==> run H <==
==> flow/design.v (excerpt) <==
module apb_uart #(
    parameter SYSTEM_FREQUENCY = 50_000_000,
    parameter SAMPLING_RATE = 16
)(
    input pclk,  
    input preset_n,  
    input psel,
    input penable,
    input pwrite,
    input[11:0] paddr,
    input[3:0] pstrb,
    input[31:0] pwdata,
    output pready,
    output pslverr,
    output[31:0] prdata,
    output irq,
    output logic baud_o,
    output logic tick_rx, 
    input cts_n,
    input rx,
    output tx,
    output rts_n
);
make LEC_CHECK=0 CAP_MARGIN=10 CORE_ASPECT_RATIO=0.72 CORE_MARGIN=2 CORE_UTILIZATION=72 CTS_CLUSTER_SIZE=50 HOLD_SLACK_MARGIN=0.25 PLACE_DENSITY_LB_ADDON=0.0 SETUP_SLACK_MARGIN=0.99 SLEW_MARGIN=20 finish   # period 3.37 ns
run.sh (not shown) runs the stock make flow with config.mk's settings and CLKGATE_MAP_FILE=.
==> run G (differences from run H) <==
==> flow/config.mk (replaced) <==
export PLATFORM = sky130hd
export DESIGN_NAME = apb_uart
export DESIGN_NICKNAME = apb_uart
export VERILOG_FILES = /design/flow/design.v
export SDC_FILE = /design/flow/constraint.sdc
export NUM_CORES = 4
export LEC_CHECK = 0
export ABC_AREA = 1
export CAP_MARGIN = 20
export CORE_MARGIN = 2
export CORE_UTILIZATION = 72
export SLEW_MARGIN = 20
==> flow/constraint.sdc (replaced) <==
create_clock -name core_clock -period 5.42 [get_ports {pclk}]
set_input_delay 1.0840 -clock core_clock [delete_from_list [all_inputs] [get_ports {pclk}]]
set_output_delay 1.0840 -clock core_clock [all_outputs]
set_load 0.01 [all_outputs]
==> summary.txt <==
Comb power - 0.484 mW
Late-Pin Clk Latency - 0.62 ns
sequential cell power - 10.2 mW
Finished Cell Area - 38,600 um2
sequential share of power - 0.533
peak supply drop - 0.748 mV
crit share post-route - 0.763
# diodes - 1
combinational share of cell area - 0.359
Clock-cell share - 0.0626
Clk. pwr - 8.44 mW
Synth area leaders - dfxtp_1 29%, edfxtp_1 23%, dfrtp_1 5.6%
outcome - no timing/DRC/antenna violations
R2R depth - 10
Cells after DPL - 3,618
met2 wire len - 42,700 um
the above is filed under run H

==> summary.txt <==
Routed Antenna Nets - 0
Late-Pin Clk Latency - 0.63 ns
Cells after DPL - 4,404
sequential share of power - 0.515
Synth area leaders - dfxtp_1 28%, edfxtp_1 23%, nor2_1 6.1%
Clk. pwr - 5.72 mW
peak supply drop - 0.320 mV
outcome - no timing/DRC/antenna violations
slowest stage cell, crit path - nor2_1
yosys xor share - 0.0299
Comb power - 0.230 mW
combinational share of cell area - 0.329
sequential cell power - 6.31 mW
Clock-cell share - 0.0720
the above is filed under run G


========
==> job 3008 <==
Starting RTL as in the previous note.
Settings: LEC_CHECK=0, CAP_MARGIN=20, CORE_MARGIN=2, CORE_UTILIZATION=70, CTS_CLUSTER_DIAMETER=374, CTS_CLUSTER_SIZE=10, SETUP_SLACK_MARGIN=0.66, SLEW_MARGIN=20; clock period 3.37 ns.
==> job 2174 (differences from job 3008) <==
--- a/flow/config.mk
+++ b/flow/config.mk
@@ -6,9 +6,13 @@
 export NUM_CORES = 4
 export LEC_CHECK = 0
+export ABC_AREA = 1
 export CAP_MARGIN = 20
+export CORE_ASPECT_RATIO = 0.7
 export CORE_MARGIN = 2
-export CORE_UTILIZATION = 70
-export CTS_CLUSTER_DIAMETER = 374
+export CORE_UTILIZATION = 72
+export CTS_CLUSTER_DIAMETER = 377
 export CTS_CLUSTER_SIZE = 10
-export SETUP_SLACK_MARGIN = 0.66
+export HOLD_SLACK_MARGIN = 0.18
+export PLACE_DENSITY_LB_ADDON = 0.12
+export SETUP_SLACK_MARGIN = 0.99
 export SLEW_MARGIN = 20
==> job 5605 (differences from job 3008) <==
--- a/flow/config.mk
+++ b/flow/config.mk
@@ -8,7 +8,4 @@
 export CAP_MARGIN = 20
 export CORE_MARGIN = 2
-export CORE_UTILIZATION = 70
-export CTS_CLUSTER_DIAMETER = 374
-export CTS_CLUSTER_SIZE = 10
-export SETUP_SLACK_MARGIN = 0.66
+export CORE_UTILIZATION = 61
 export SLEW_MARGIN = 20
==> flow/constraint.sdc (replaced) <==
create_clock -name core_clock -period 6.1 [get_ports {pclk}]
set_input_delay 1.2200 -clock core_clock [delete_from_list [all_inputs] [get_ports {pclk}]]
set_output_delay 1.2200 -clock core_clock [all_outputs]
set_load 0.01 [all_outputs]
==> job 2489 (differences from job 3008) <==
--- a/flow/config.mk
+++ b/flow/config.mk
@@ -8,7 +8,4 @@
 export CAP_MARGIN = 20
 export CORE_MARGIN = 2
-export CORE_UTILIZATION = 70
-export CTS_CLUSTER_DIAMETER = 374
-export CTS_CLUSTER_SIZE = 10
-export SETUP_SLACK_MARGIN = 0.66
+export CORE_UTILIZATION = 14
 export SLEW_MARGIN = 20
==> flow/constraint.sdc (replaced) <==
create_clock -name core_clock -period 30.6 [get_ports {pclk}]
set_input_delay 6.1200 -clock core_clock [delete_from_list [all_inputs] [get_ports {pclk}]]
set_output_delay 6.1200 -clock core_clock [all_outputs]
set_load 0.01 [all_outputs]
==> results <==
Via count, highest first: job 2174, job 3008, job 5605, job 2489. Register-to-register slack: job 2489 > job 5605 > job 2174 > job 3008. Of job 2489 and job 3008, job 3008 has the higher sequential power (gap about 90%, measured against job 3008). Of job 2489 and job 3008, job 2489 has the higher worst setup slack (gap 22000 ps). Critical path depth is the same in job 2489 and job 3008. The lowest non-clock buffer count belongs to job 5605, the highest to job 3008. Routed wire length: job 2174 > job 2489 > job 3008 > job 5605. Of job 2174 and job 3008, job 3008 has the higher worst hold slack (gap 48 ps). Between job 2489 and job 3008, the lower design area is in job 3008 (gap about 8%, measured against job 3008).

========
==> run A <==
Starting RTL as in the previous note.
clock: 3.37 ns
lec_check: 0
abc_area: 1
cap_margin: 20
core_margin: 2
core_utilization: 72
cts_cluster_diameter: 374
cts_cluster_size: 10
setup_slack_margin: 1.0
slew_margin: 20
==> inputs of run E, as changes to run A <==
==> flow/config.mk (replaced) <==
export PLATFORM = sky130hd
export DESIGN_NAME = apb_uart
export DESIGN_NICKNAME = apb_uart
export VERILOG_FILES = /design/flow/design.v
export SDC_FILE = /design/flow/constraint.sdc
export NUM_CORES = 4
export LEC_CHECK = 0
export CAP_MARGIN = 20
export CORE_MARGIN = 2
export CORE_UTILIZATION = 40
export SLEW_MARGIN = 20
==> flow/constraint.sdc (replaced) <==
create_clock -name core_clock -period 6.06 [get_ports {pclk}]
set_input_delay 1.2120 -clock core_clock [delete_from_list [all_inputs] [get_ports {pclk}]]
set_output_delay 1.2120 -clock core_clock [all_outputs]
set_load 0.01 [all_outputs]
==> inputs of run K, as changes to run A <==
==> flow/config.mk (replaced) <==
export PLATFORM = sky130hd
export DESIGN_NAME = apb_uart
export DESIGN_NICKNAME = apb_uart
export VERILOG_FILES = /design/flow/design.v
export SDC_FILE = /design/flow/constraint.sdc
export NUM_CORES = 4
export LEC_CHECK = 0
export CAP_MARGIN = 20
export CORE_MARGIN = 2
export CORE_UTILIZATION = 72
export CTS_CLUSTER_SIZE = 50
export SETUP_SLACK_MARGIN = 0.89
export SLEW_MARGIN = 20
==> comparison table <==
Outcome: run K no timing/DRC/antenna violations; run A no timing/DRC/antenna violations; run E no timing/DRC/antenna violations
Sequential area share after synthesis: run K 57.62%; run A 56.42%; run E 57.62%
Clock power frac: run K 44.8%; run A 45.5%; run E 48.0%
Max_slew headroom: run K 29.24%; run A 38.06%; run E 28.09%
Cell internal pwr: run K 15.29 mW; run A 15.23 mW; run E 8.934 mW
Synth cell types: run K 83; run A 56; run E 83
Top routing layer in use: run K met4; run A met5; run E met5
Worst path setup slack after routing: run K 0.7255 ns; run A 0.8192 ns; run E 2.534 ns
Violation tally from detailed-route iteration zero: run K 3277; run A 3452; run E 2201
Flip-flop and latch power: run K 10.2 mW; run A 10.2 mW; run E 5.68 mW
Fraction of the cycle the final worst path needs: run K 78.47%; run A 75.69%; run E 58.19%
Average size of a mapped cell: run K 11.02 µm²; run A 8.861 µm²; run E 11.02 µm²
Number of cells in Yosys stat: run K 3020; run A 3835; run E 3020
WP data arrival: run K 3.14 ns; run A 3.08 ns; run E 4.01 ns
Count of vias placed by the detailed router: run K 25.42k; run A 28.42k; run E 23.05k
Top achievable clock speed: run K 378.1 MHz; run A 392.0 MHz; run E 283.6 MHz
Detailed Routing Iterations Pass 1: run K 9; run A 8; run E 8
Most instantiated library cell after synthesis: run K dfxtp_1; run A nor2_1; run E dfxtp_1
Final-layout clock-cell area share: run K 6.575%; run A 6.635%; run E 7.814%
Comb pwr: run K 500 µW; run A 392 µW; run E 236 µW
Die Y: run K 219.0 µm; run A 221.2 µm; run E 292.4 µm
Placement Rows: run K 78; run A 79; run E 105

========
==> inputs of run a <==
apb_uart again, from the RTL that the note above started with.
// apb_uart
module apb_uart #(
    parameter SYSTEM_FREQUENCY = 50_000_000,
    parameter SAMPLING_RATE = 16
)(
    input pclk,  
    input preset_n,  
    input psel,
    input penable,
    input pwrite,
    input[11:0] paddr,
    input[3:0] pstrb,
    input[31:0] pwdata,
    output pready,
    output pslverr,
    output[31:0] prdata,
    output irq,
    output logic baud_o,
    output logic tick_rx, 
    input cts_n,
    input rx,
    output tx,
    output rts_n
);
clock: 20.0 ns
lec_check: 0
cap_margin: 20
core_margin: 2
core_utilization: 58
cts_cluster_size: 60
min_routing_layer: met2
slew_margin: 20
==> inputs of run b, as changes to run a <==
--- a/flow/config.mk
+++ b/flow/config.mk
@@ -9,5 +9,4 @@
 export CORE_MARGIN = 2
-export CORE_UTILIZATION = 58
-export CTS_CLUSTER_SIZE = 60
-export MIN_ROUTING_LAYER = met2
+export CORE_UTILIZATION = 70
+export SETUP_SLACK_MARGIN = 0.85
 export SLEW_MARGIN = 20
==> flow/constraint.sdc (replaced) <==
create_clock -name core_clock -period 3.44 [get_ports {pclk}]
set_input_delay 0.6880 -clock core_clock [delete_from_list [all_inputs] [get_ports {pclk}]]
set_output_delay 0.6880 -clock core_clock [all_outputs]
set_load 0.01 [all_outputs]
==> results <==
Taps Inserted: run a 756; run b 607
Tally of filler cells in the layout: run a 4284; run b 2740
Crit path from: run a apb_slave_inst.apb_controller_inst.current_state[3]; run b apb_slave_inst.apb_controller_inst.current_state[2]
Violation count after the first detailed-routing iteration: run a 6650; run b 2683
Starting Density: run a 0.588; run b 0.712
Sw power: run a 0.735 mW; run b 4.07 mW
Slowest-stage cell, CP: run a dfxtp_1; run b nor2_1
PnR worst setup slack: run a 13.90 ns; run b 0.893 ns
VDD IR max: run a 0.0700 mV; run b 0.548 mV
Busiest grt layer: run a met3; run b met2
Number of detailed-routing iterations run before antenna repair: run a 15; run b 8
Final setup skew: run a 0.0204 ns; run b 0.0198 ns
Clk tree area frac: run a 0.0762; run b 0.0709
Met3 routed wirelength: run a 33900 um; run b 6350 um
Metal1 wirelength: run a 0 um; run b 33600 um
Status: run a finished clean; run b finished clean
Power figures rest on the tool's default switching activity, not on a simulated workload.
